## catTrap
module catTrap(Clk, Reset, Down_b, hCount, vCount, rgb, bright, Block_col, Block_row);
	input	Clk, Reset, Down_b;
	input [7:0] Block_col, Block_row;
	reg btn_flag;
	integer i, j;
	reg [6:0] state;
	input [9:0] hCount, vCount;
	reg [83:0] board_map;    
	output reg [11:0] rgb;
	input bright;
	reg [1:0] cat_flag;
	reg [2:0] block_col;
  reg [2:0] block_row;
	reg [2:0] cat_col;
	reg [2:0] cat_row;
	localparam
		START =    7'b1000000,
		PLAY =   7'b0100000,
		GAMEOVER =   7'b0010000,
		GAMEWIN =  7'b0001000,
	WHITE = 12'b1111_1111_1111;
	parameter GRAY = 12'b1010_1010_1010;
	parameter BLACK = 12'b0000_0000_0000;
	parameter RED = 12'b1111_0000_0000;
	parameter ORANGE = 12'b1111_1000_0000;
	parameter GREEN = 12'b0000_1111_0000;
	wire [11:0] color [0:3];
	wire inbound;
	wire box00, box01, box02, box03, box04, box05, box06;
	wire box10, box11, box12, box13, box14, box15, box16;
	wire box20, box21, box22, box23, box24, box25, box26;
  ...
Size in the first run: roughly 2500 cells after synthesis, roughly 94 flip-flops, ~17000 um2 of cells after synthesis.
==> flow/config.mk <==
export PLATFORM = sky130hd
export DESIGN_NAME = catTrap
export DESIGN_NICKNAME = catTrap
export VERILOG_FILES = /design/flow/design.v
export SDC_FILE = /design/flow/constraint.sdc
export NUM_CORES = 4
export LEC_CHECK = 0
export CAP_MARGIN = 0
export CELL_PAD_IN_SITES_GLOBAL_PLACEMENT = 2
export CORE_MARGIN = 2
export CORE_UTILIZATION = 65
export CTS_CLUSTER_SIZE = 98
export GPL_ROUTABILITY_DRIVEN = 1
export SETUP_SLACK_MARGIN = 1.14
export SLEW_MARGIN = 20
export TNS_END_PERCENT = 90
==> flow/constraint.sdc <==
create_clock -name core_clock -period 10.0 [get_ports {Clk}]
set_input_delay 2.0000 -clock core_clock [delete_from_list [all_inputs] [get_ports {Clk}]]
set_output_delay 2.0000 -clock core_clock [all_outputs]
set_load 0.01 [all_outputs]
run.sh (not shown) runs the stock make flow with config.mk's settings and CLKGATE_MAP_FILE=.
The starting point aborted during global placement without I/O.
Edit:
Settings changed: CAP_MARGIN 0 to 20, CELL_PAD_IN_SITES_GLOBAL_PLACEMENT 2 to unset, CORE_UTILIZATION 65 to 30, CTS_CLUSTER_DIAMETER set to 331, CTS_CLUSTER_SIZE 98 to 94, GPL_ROUTABILITY_DRIVEN 1 to unset, PLACE_DENSITY set to 0.78, SETUP_SLACK_MARGIN 1.14 to unset, TNS_END_PERCENT 90 to unset.
Outcome:
- Now the flow passed the timing, design-rule and antenna checks
- synthesized area does not change
- die size went up by 110%
- synthesized cell count is unchanged
Edit:
Settings changed: CORE_ASPECT_RATIO set to 1.3, CORE_UTILIZATION 30 to 59, CTS_CLUSTER_DIAMETER 331 to 296, CTS_CLUSTER_SIZE 94 to unset, PLACE_DENSITY 0.78 to unset, SLEW_MARGIN 20 to 15.
Result: The changed run ended with an error in global routing. Synthesized area stays the same. Die size goes down by 48%. Synthesized cell count is unchanged.

Setup of exp/zinc:
Starting RTL as in the previous note.
export LEC_CHECK = 0
export CAP_MARGIN = 40
export CELL_PAD_IN_SITES_DETAIL_PLACEMENT = 0
export CORE_MARGIN = 2
export CORE_UTILIZATION = 40
export CTS_CLUSTER_DIAMETER = 67
export CTS_CLUSTER_SIZE = 37
export HOLD_SLACK_MARGIN = 0.07
export MIN_ROUTING_LAYER = met1
export PLACE_DENSITY_LB_ADDON = 0.04
export SETUP_SLACK_MARGIN = 1.95
export SLEW_MARGIN = 20
create_clock -name core_clock -period 6.8 [get_ports {Clk}]
No crash in exp/zinc: every stage finished, but the layout fails its final checks due to setup timing.
The inputs of exp/quartz differ from those of exp/zinc as listed below.
Settings: an added TNS_END_PERCENT of 5; a deleted SETUP_SLACK_MARGIN that had been 1.95; a change of CORE_UTILIZATION from 40 to 66; a change of CTS_CLUSTER_DIAMETER from 67 to 214; a deleted PLACE_DENSITY_LB_ADDON that had been 0.04; a change of the clock period (ns, I/O delays scaled along) from 6.8 to 7.06.
==> results <==
As the logs show, exp/quartz stopped at global routing after a tool error, so it never reached the end of the flow.
Summed standard-cell area reported by yosys: exp/quartz vs exp/zinc identical
The placement-stage worst setup slack of exp/quartz was superior to that of exp/zinc.
Comparing exp/zinc with exp/quartz, the port buffer count came out essentially unchanged.
As far as register share after synthesis goes, exp/quartz and exp/zinc are indistinguishable; the numbers are identical.
[compare] base=exp/zinc new=exp/quartz: floorplan die area went down 39%; setup fix buffers added after clock tree synthesis now smaller.
What exp/indigo does differently from exp/quartz at the input level:
Settings: a deleted TNS_END_PERCENT that had been 5; an added SETUP_SLACK_MARGIN of 1.95; a change of CORE_UTILIZATION from 66 to 40; an added PLACE_DENSITY_LB_ADDON of 0.04; a change of CTS_CLUSTER_SIZE from 37 to 94; a change of CTS_CLUSTER_DIAMETER from 214 to 365; a change of the clock period (ns, I/O delays scaled along) from 7.06 to 6.8.
==> results <==
exp/indigo ran in full, but the layout does not pass; the checks complain about setup timing.
Measured against each other, exp/indigo and exp/quartz differ in routability congestion estimate from global placement, the higher figure coming from exp/quartz.
Comparing exp/indigo against exp/quartz, there is no change at all in synthesized area per cell.
Re number of H-tree levels: no difference whatsoever between exp/indigo and exp/quartz.
> inputs changed (exp/indigo -> exp/violet)
Settings: clearing HOLD_SLACK_MARGIN, which used to be 0.07; swapping 40 for 30 in CORE_UTILIZATION; clearing CTS_CLUSTER_SIZE, which used to be 94; clearing PLACE_DENSITY_LB_ADDON, which used to be 0.04; clearing CELL_PAD_IN_SITES_DETAIL_PLACEMENT, which used to be 0; clearing SETUP_SLACK_MARGIN, which used to be 1.95; clearing CTS_CLUSTER_DIAMETER, which used to be 365; clearing MIN_ROUTING_LAYER, which used to be met1; swapping 40 for 20 in CAP_MARGIN; swapping 6.8 for 10.0 in the clock period (ns, I/O delays scaled along).
Findings:
exp/violet went all the way through synthesis, placement and routing and the layout is clean on timing, DRC and antenna. Compared with exp/indigo, overall power of the completed layout in exp/violet decreased by more than a quarter. exp/violet vs. exp/indigo: detailed-placement wirelength estimate shows a reduction of 9.7%, share of power burned in the clock network rose 6.7 points, critical path arrival rose 2.16 ns, wire length of the first global-routing pass went down by 11%, area growth from synthesis to layout -41 points. In exp/violet relative to exp/indigo, final layout net count had gone down by more than 10%.
Input-level comparison between exp/harbor and exp/violet:
Settings: CTS_CLUSTER_SIZE: unset -> 98; SETUP_SLACK_MARGIN: unset -> 1.14; CELL_PAD_IN_SITES_GLOBAL_PLACEMENT: unset -> 2; TNS_END_PERCENT: unset -> 90; CORE_ASPECT_RATIO: unset -> 0.64; CAP_MARGIN: 20 -> 0; GPL_ROUTABILITY_DRIVEN: unset -> 0; CORE_UTILIZATION: 30 -> 65; MAX_ROUTING_LAYER: unset -> met4.
Findings:
- exp/harbor did not run to completion, as it errored out during global placement without I/O.
- [compare] base=exp/violet new=exp/harbor: number of distinct library cell variants in the gate-level netlist after synthesis about even, chip footprint fell 53%, total standard cell area after synthesis about even.
- From exp/harbor to exp/violet, multiplexer share of the synthesized area did not move at all.
- Changes observed in exp/harbor relative to exp/violet: synthesized netlist net count level; row count went down about 47%.
- exp/violet → exp/harbor: die extent in y fell by 110 µm; core area fell by about 55%.
- Looking at effective utilization at floorplan, exp/harbor sits 36 points above exp/violet.
- Looking only at overall die width, and setting everything else aside, the higher value of exp/harbor and exp/violet goes to exp/violet.
[inputs] exp/raven vs exp/harbor
Settings: CTS_CLUSTER_SIZE: 98 -> 15; GPL_ROUTABILITY_DRIVEN: 0 -> unset; CORE_UTILIZATION: 65 -> 30; MAX_ROUTING_LAYER: met4 -> unset; SETUP_SLACK_MARGIN: 1.14 -> unset; CORE_ASPECT_RATIO: 0.64 -> unset.
Findings:
- exp/raven reached the final stage; the timing, design-rule and antenna checks on its layout passed.
- Compared with exp/harbor, in exp/raven number of flip-flops and latches in the synthesized netlist has remained practically unchanged, die area went up, fraction of the core area occupied by cells at floorplan fell by 36 points, multiplexer share of the synthesized area has remained practically unchanged.
- Mean area per synthesized cell came out exactly the same in exp/raven and exp/harbor.

run A:
catTrap again, from the RTL that the note above started with.
Settings: LEC_CHECK=0, CAP_MARGIN=40, CELL_PAD_IN_SITES_DETAIL_PLACEMENT=0, CORE_MARGIN=2, CORE_UTILIZATION=52, CTS_CLUSTER_DIAMETER=67, CTS_CLUSTER_SIZE=37, HOLD_SLACK_MARGIN=0.07, MIN_ROUTING_LAYER=met1, SLEW_MARGIN=20, TNS_END_PERCENT=5; clock period 6.8 ns.
The final report for run A shows a completed flow and a layout that fails verification, specifically setup timing.
The inputs of run B differ from those of run A as listed below.
Settings: HOLD_SLACK_MARGIN no longer set, was 0.07; CAP_MARGIN now 20, was 40; MIN_ROUTING_LAYER no longer set, was met1; CTS_CLUSTER_SIZE no longer set, was 37; CORE_UTILIZATION now 30, was 52; TNS_END_PERCENT no longer set, was 5; CTS_CLUSTER_DIAMETER no longer set, was 67; CELL_PAD_IN_SITES_DETAIL_PLACEMENT no longer set, was 0; the clock period (ns, I/O delays scaled along) now 9.63, was 6.8.
Run B finished end to end and its layout was clean on timing, DRC and antenna. Compared with run A, in run B cell area after placement dropped 11%, met2 track demand over resource dropped 36 points, die size climbed 72%. Looking at area overhead of the layout relative to synthesis across run B and run A, the one that comes out higher is run A. For the global-route wire length before repair, run B came in about 3.4% lower than run A did. Comparing run B and run A, the lower global-route usage is on run B. Taking run A as the reference, in run B final cell count fell about 1.5%; final area fell 3800 um2; number of post-CTS setup repair buffers dropped 25; area of the core region went up about 70%. Hold slack, run B and run A: smaller value in run B.
Here is what was changed in the inputs of run C compared with run B.
Settings: changing CORE_UTILIZATION from 30 to 72; setting ABC_AREA to 1 for the first time; setting TNS_END_PERCENT to 100 for the first time; changing the clock period (ns, I/O delays scaled along) from 9.63 to 6.2.
### Flow results
- Run C did not run to completion, as it errored out during clock tree synthesis (4_1_cts).
- Run B: done, clean on timing, DRC and antenna
- Run C — chip area line of the yosys report 4.6% higher, run B as reference
- The higher number of placement rows of run B and run C is in run B.
- Run C vs. run B: horizontal die dimension went down, die footprint went down, synthesized cell count went up, placed cell area went up, synthesized area went up.
- Die outline height: lower on run C
Input-level comparison between run D and run C:
Settings: removing TNS_END_PERCENT (formerly 100); changing CAP_MARGIN from 20 to 40; setting CELL_PAD_IN_SITES_DETAIL_PLACEMENT to 0 for the first time; changing SLEW_MARGIN from 20 to 10; setting PLACE_DENSITY_LB_ADDON to 0.04 for the first time; changing CORE_UTILIZATION from 72 to 21; removing ABC_AREA (formerly 1); setting CORE_ASPECT_RATIO to 0.7 for the first time; setting CTS_CLUSTER_SIZE to 55 for the first time; setting CTS_CLUSTER_DIAMETER to 379 for the first time; setting MIN_ROUTING_LAYER to met2 for the first time; setting SETUP_SLACK_MARGIN to 0.81 for the first time.
Findings:
- Run D: GRT-0116 in global routing (5_1_grt) -> run aborted
- Of run C and run D, the run reporting the lower number of placement rows was run C.
- | area of the mapped netlist | run D vs run C | about 4.4% lower |
- Run D: post-synthesis mux area share 1.2 points above run C
- Re share of synthesized cell area in and-or and or-and compound cells: run D is 14 points up on run C.
- Measured against each other, run C and run D differ in die area, the higher figure coming from run D.
- Side by side, width of the die turned out higher in run D than in run C.
- As of run D, placeable core region had risen by more than 100% compared to run C.
- For the unique cell type count in the Yosys netlist, run D came in 45 higher than run C did.
- Count of flip-flops with a built-in enable after synthesis came out exactly the same in run C and run D.

== job 1602 ==
Starting RTL as in the previous note.
clock: 6.8 ns
lec_check: 0
cap_margin: 40
cell_pad_in_sites_detail_placement: 0
core_margin: 2
core_utilization: 30
cts_cluster_diameter: 202
cts_cluster_size: 37
hold_slack_margin: 0.07
min_routing_layer: met2
place_density_lb_addon: 0.04
setup_slack_margin: 1.95
slew_margin: 20
The flow ended early for job 1602: it failed with a tool error in global routing (5_1_grt).
> inputs changed (job 1602 -> job 6172)
- swapping 40 for 20 in CAP_MARGIN
- clearing MIN_ROUTING_LAYER, which used to be met2
- clearing PLACE_DENSITY_LB_ADDON, which used to be 0.04
- clearing CELL_PAD_IN_SITES_DETAIL_PLACEMENT, which used to be 0
- clearing CTS_CLUSTER_SIZE, which used to be 37
- swapping 30 for 28 in CORE_UTILIZATION
- clearing CTS_CLUSTER_DIAMETER, which used to be 202
- clearing HOLD_SLACK_MARGIN, which used to be 0.07
- clearing SETUP_SLACK_MARGIN, which used to be 1.95
- swapping 6.8 for 9.63 in the clock period (ns, I/O delays scaled along)
Notes after the runs:
Job 6172 ended with every stage complete and zero timing, DRC or antenna violations.
Compared with job 1602, in job 6172 cell area after placement went down about 14%; horizontal extent of the die went up 3.5%.
Job 6172 -> job 1602: synthesized area delta 0, exact match
Job 6172 against job 1602: maximum number of buffers from clock root to sink roughly the same, half-perimeter wire length of the detailed placement result lower, height of the chip higher, cell total after placement lower.
For the die area, job 6172 came in about 7% higher than job 1602 did.
NOTE: post-CTS setup buffer count in job 6172 falls short of that of job 1602
Relative to job 1602, standard-cell row count has gone up in job 6172.
### job 6172 -> job 1739
- CORE_UTILIZATION changed from 28 to 54
- ABC_AREA newly set to 1
- the clock period (ns, I/O delays scaled along) changed from 9.63 to 6.97
## What came out
Job 1739 did not finish: a tool error stopped it during global routing (5_1_grt). Lower number of nets at floorplan goes to job 6172 over job 1739. When job 1739 is measured against job 6172, its number of cells produced by synthesis turns out 728 higher. In the metrics for job 6172 and job 1739, the one carrying the higher count of cells resized by post-cts repair is job 1739. In job 1739, area fraction in mux cells is lower than in job 6172. Area after synthesis up 4.6% in job 1739 wrt job 6172.
[inputs] job 4651 vs job 1739
- changing CORE_UTILIZATION from 54 to 58
- removing ABC_AREA (formerly 1)
- changing the clock period (ns, I/O delays scaled along) from 6.97 to 5.44
Notes after the runs:
Looking at routability congestion estimate from global placement across job 1739 and job 4651, the one that comes out lower is job 1739.
Job 4651 did not finish: a tool error stopped it during global routing (5_1_grt).
Diff job 1739..job 4651 | proportion of register bits with asynchronous set or reset after synthesis | unchanged
Going from job 1739 to job 4651, total cell area at the placement stage shrank slightly.
In the metrics for job 1739 and job 4651, the one carrying the lower die area is job 4651.

v27:
Starting RTL as in the previous note.
make LEC_CHECK=0 ABC_AREA=1 CAP_MARGIN=20 CORE_ASPECT_RATIO=0.5 CORE_MARGIN=2 CORE_UTILIZATION=72 CTS_CLUSTER_DIAMETER=262 CTS_CLUSTER_SIZE=98 PLACE_DENSITY=0.39 SETUP_SLACK_MARGIN=1.64 SLEW_MARGIN=20 TNS_END_PERCENT=10 finish   # period 5.57 ns
Stage in which a tool error killed v27: global routing.
## Diff of input files: v14 against v27
--- a/flow/config.mk
+++ b/flow/config.mk
@@ -10 +9,0 @@
-export CORE_ASPECT_RATIO = 0.5
@@ -13,4 +12,3 @@
-export CTS_CLUSTER_DIAMETER = 262
-export CTS_CLUSTER_SIZE = 98
-export PLACE_DENSITY = 0.39
-export SETUP_SLACK_MARGIN = 1.64
+export CTS_CLUSTER_SIZE = 79
+export PLACE_DENSITY_LB_ADDON = 0.01
+export SETUP_SLACK_MARGIN = 0.77
@@ -18 +15,0 @@
-export TNS_END_PERCENT = 10
==> flow/constraint.sdc <==
create_clock -name core_clock -period 5.18 [get_ports {Clk}]
set_input_delay 1.0360 -clock core_clock [delete_from_list [all_inputs] [get_ports {Clk}]]
set_output_delay 1.0360 -clock core_clock [all_outputs]
set_load 0.01 [all_outputs]
- v14: aborted in clock tree synthesis (tool error)
- Between v27 and v14, the number of buffer cells added on primary ports figures differ only marginally.
- The share of the core filled by cells before placement number comes out lower for v27 vs v14.
- Die area: v14 lower than v27
- Compared with v27, total half-perimeter wirelength after legalization and detailed placement in v14 increased by a few percent.
Changes in v20 relative to v14:
--- a/flow/config.mk
+++ b/flow/config.mk
@@ -8 +7,0 @@
-export ABC_AREA = 1
@@ -11,4 +10,2 @@
-export CORE_UTILIZATION = 72
-export CTS_CLUSTER_SIZE = 79
-export PLACE_DENSITY_LB_ADDON = 0.01
-export SETUP_SLACK_MARGIN = 0.77
+export CORE_UTILIZATION = 51
+export CTS_CLUSTER_SIZE = 99
==> flow/constraint.sdc <==
create_clock -name core_clock -period 7.01 [get_ports {Clk}]
set_input_delay 1.4020 -clock core_clock [delete_from_list [all_inputs] [get_ports {Clk}]]
set_output_delay 1.4020 -clock core_clock [all_outputs]
set_load 0.01 [all_outputs]
The final report for v20 shows a completed flow and a layout that fails verification, specifically setup timing. Mux contribution to synthesized area | v20 above v14. Fraction of the mapped netlist area in adder cells is higher on v20. [compare] base=v14 new=v20: cell count after synthesis has decreased; sequential-to-total area share from yosys stat has increased. The pre-CTS setup slack number comes out higher for v20 vs v14. STATUS post-synth design cell area: v20 wins against v14. Simple-gate area share of the yosys netlist in v20 is 10 points below v14.
No activity file was given, so power comes from the tool's default toggle rates.
